## riscv_core
module riscv_core(
    input           sys_clk         ,
    input           sys_rst_n       ,
    output  reg     led_test        ,
    output          iram_cs         ,
    output  [11:0]  iram_addr       ,
    input   [31:0]  iram_rdata      ,
    output          dram_cs         ,
    output  [3:0]   dram_we         ,
    output  [11:0]  dram_addr       ,
    output  [31:0]  dram_wdata      ,
    input   [31:0]  dram_rdata      
);
Size in the first run: ~10,000 cells after synthesis, ~130 I/O pins, roughly 78,000 sq um of cells after synthesis.
clock: 3.58 ns
lec_check: 0
abc_area: 1
cap_margin: 40
cell_pad_in_sites_detail_placement: 0
cell_pad_in_sites_global_placement: 0
core_aspect_ratio: 0.5
core_margin: 2
core_utilization: 72
cts_cluster_diameter: 395
cts_cluster_size: 96
gpl_routability_driven: 1
place_density_lb_addon: 0.08
setup_slack_margin: 1.04
slew_margin: 20
run.sh (not shown) runs the stock make flow with config.mk's settings and CLKGATE_MAP_FILE=.
The first run stopped in global routing (5_1_grt).
Edit:
==> flow/config.mk (replaced) <==
export PLATFORM = sky130hd
export DESIGN_NAME = riscv_core
export DESIGN_NICKNAME = riscv_core
export VERILOG_FILES = /design/flow/design.v
export SDC_FILE = /design/flow/constraint.sdc
export NUM_CORES = 4
export LEC_CHECK = 0
export CAP_MARGIN = 20
export CELL_PAD_IN_SITES_DETAIL_PLACEMENT = 0
export CELL_PAD_IN_SITES_GLOBAL_PLACEMENT = 0
export CORE_MARGIN = 2
export CORE_UTILIZATION = 72
export CTS_CLUSTER_DIAMETER = 103
export GPL_ROUTABILITY_DRIVEN = 1
export PLACE_DENSITY = 0.45
export SLEW_MARGIN = 20
==> flow/constraint.sdc (replaced) <==
create_clock -name core_clock -period 3.48 [get_ports {sys_clk}]
set_input_delay 0.6960 -clock core_clock [delete_from_list [all_inputs] [get_ports {sys_clk}]]
set_output_delay 0.6960 -clock core_clock [all_outputs]
set_load 0.01 [all_outputs]
What happened: This time the run aborted during clock tree synthesis (4_1_cts) (DPL-0038); die size is lower by a few percent; synthesized area drops by a few percent; synthesized cell count falls by about a fifth.

== P ==
riscv_core again, from the RTL that the note above started with.
export LEC_CHECK = 0
export CAP_MARGIN = 20
export CELL_PAD_IN_SITES_DETAIL_PLACEMENT = 1
export CELL_PAD_IN_SITES_GLOBAL_PLACEMENT = 1
export CORE_MARGIN = 9
export CORE_UTILIZATION = 50
export CTS_CLUSTER_SIZE = 50
export GPL_ROUTABILITY_DRIVEN = 1
export GPL_TIMING_DRIVEN = 0
export PLACE_DENSITY_LB_ADDON = 0.25
export SETUP_SLACK_MARGIN = 0.45
export SLEW_MARGIN = 30
create_clock -name core_clock -period 12.4 [get_ports {sys_clk}]
global routing: P exited with error
diff inputs: P => Q
Settings: clearing GPL_TIMING_DRIVEN, which used to be 0; putting PLACE_DENSITY at 0.45 where nothing was set; swapping 1 for 0 in CELL_PAD_IN_SITES_DETAIL_PLACEMENT; swapping 9 for 2 in CORE_MARGIN; swapping 30 for 20 in SLEW_MARGIN; clearing CTS_CLUSTER_SIZE, which used to be 50; clearing SETUP_SLACK_MARGIN, which used to be 0.45; clearing PLACE_DENSITY_LB_ADDON, which used to be 0.25; swapping 50 for 47 in CORE_UTILIZATION; swapping 12.4 for 5.85 in the clock period (ns, I/O delays scaled along).
Findings:
- Of Q and P, the lower core utilization at floorplan belongs to Q.
- Q was carried through to the last stage, and its layout satisfied the timing, DRC and antenna checks.
- Q -> P: number of nets at floorplan delta 0, exact match
- Changes observed in Q relative to P: instance area after placement saw an increase, number of buffers added on ports increased by 2 relative to the old numbers, overall die area now sits lower, sum of net half-perimeters after detailed placement decreased 130000 um, floorplan core area has increased.
- Summary of the comparison: y dimension of the die is lower in Q, relative to P.
- Diff P -> Q: xor-xnor portion of the synthesized cell area essentially unchanged; number of cells in the design after placement stayed essentially flat.
Setup changes, Q to R
Settings: setting SETUP_SLACK_MARGIN to 1.6 for the first time; changing CELL_PAD_IN_SITES_GLOBAL_PLACEMENT from 1 to 0; changing CORE_UTILIZATION from 47 to 61; changing the clock period (ns, I/O delays scaled along) from 5.85 to 5.51.
### Flow results
Per the comparison of R with Q, chip area estimate from yosys synthesis has remained practically unchanged, die area decreased about 23%, setup fix buffers added after clock tree synthesis rose by 171, die extent in x saw a decrease.
R never completed, since it errored out during global routing.
Between Q and R, the count of placed standard cells including taps is lower for R.
Final weighted congestion in routability-driven placement is higher on R
--- input diff R..S ---
Settings: CTS_CLUSTER_SIZE newly set to 55; CTS_CLUSTER_DIAMETER newly set to 348; ABC_AREA newly set to 1; CORE_UTILIZATION changed from 61 to 72; CORE_ASPECT_RATIO newly set to 0.5; SETUP_SLACK_MARGIN changed from 1.6 to 1.03; the clock period (ns, I/O delays scaled along) changed from 5.51 to 3.48.
## What came out
As the logs show, S stopped at clock tree synthesis after a tool error, so it never reached the end of the flow. Between R and S, the synthesized netlist cell count is lower for R. Taking R as the reference, in S effective utilization at floorplan now larger; number of placed instances with taps included now larger.
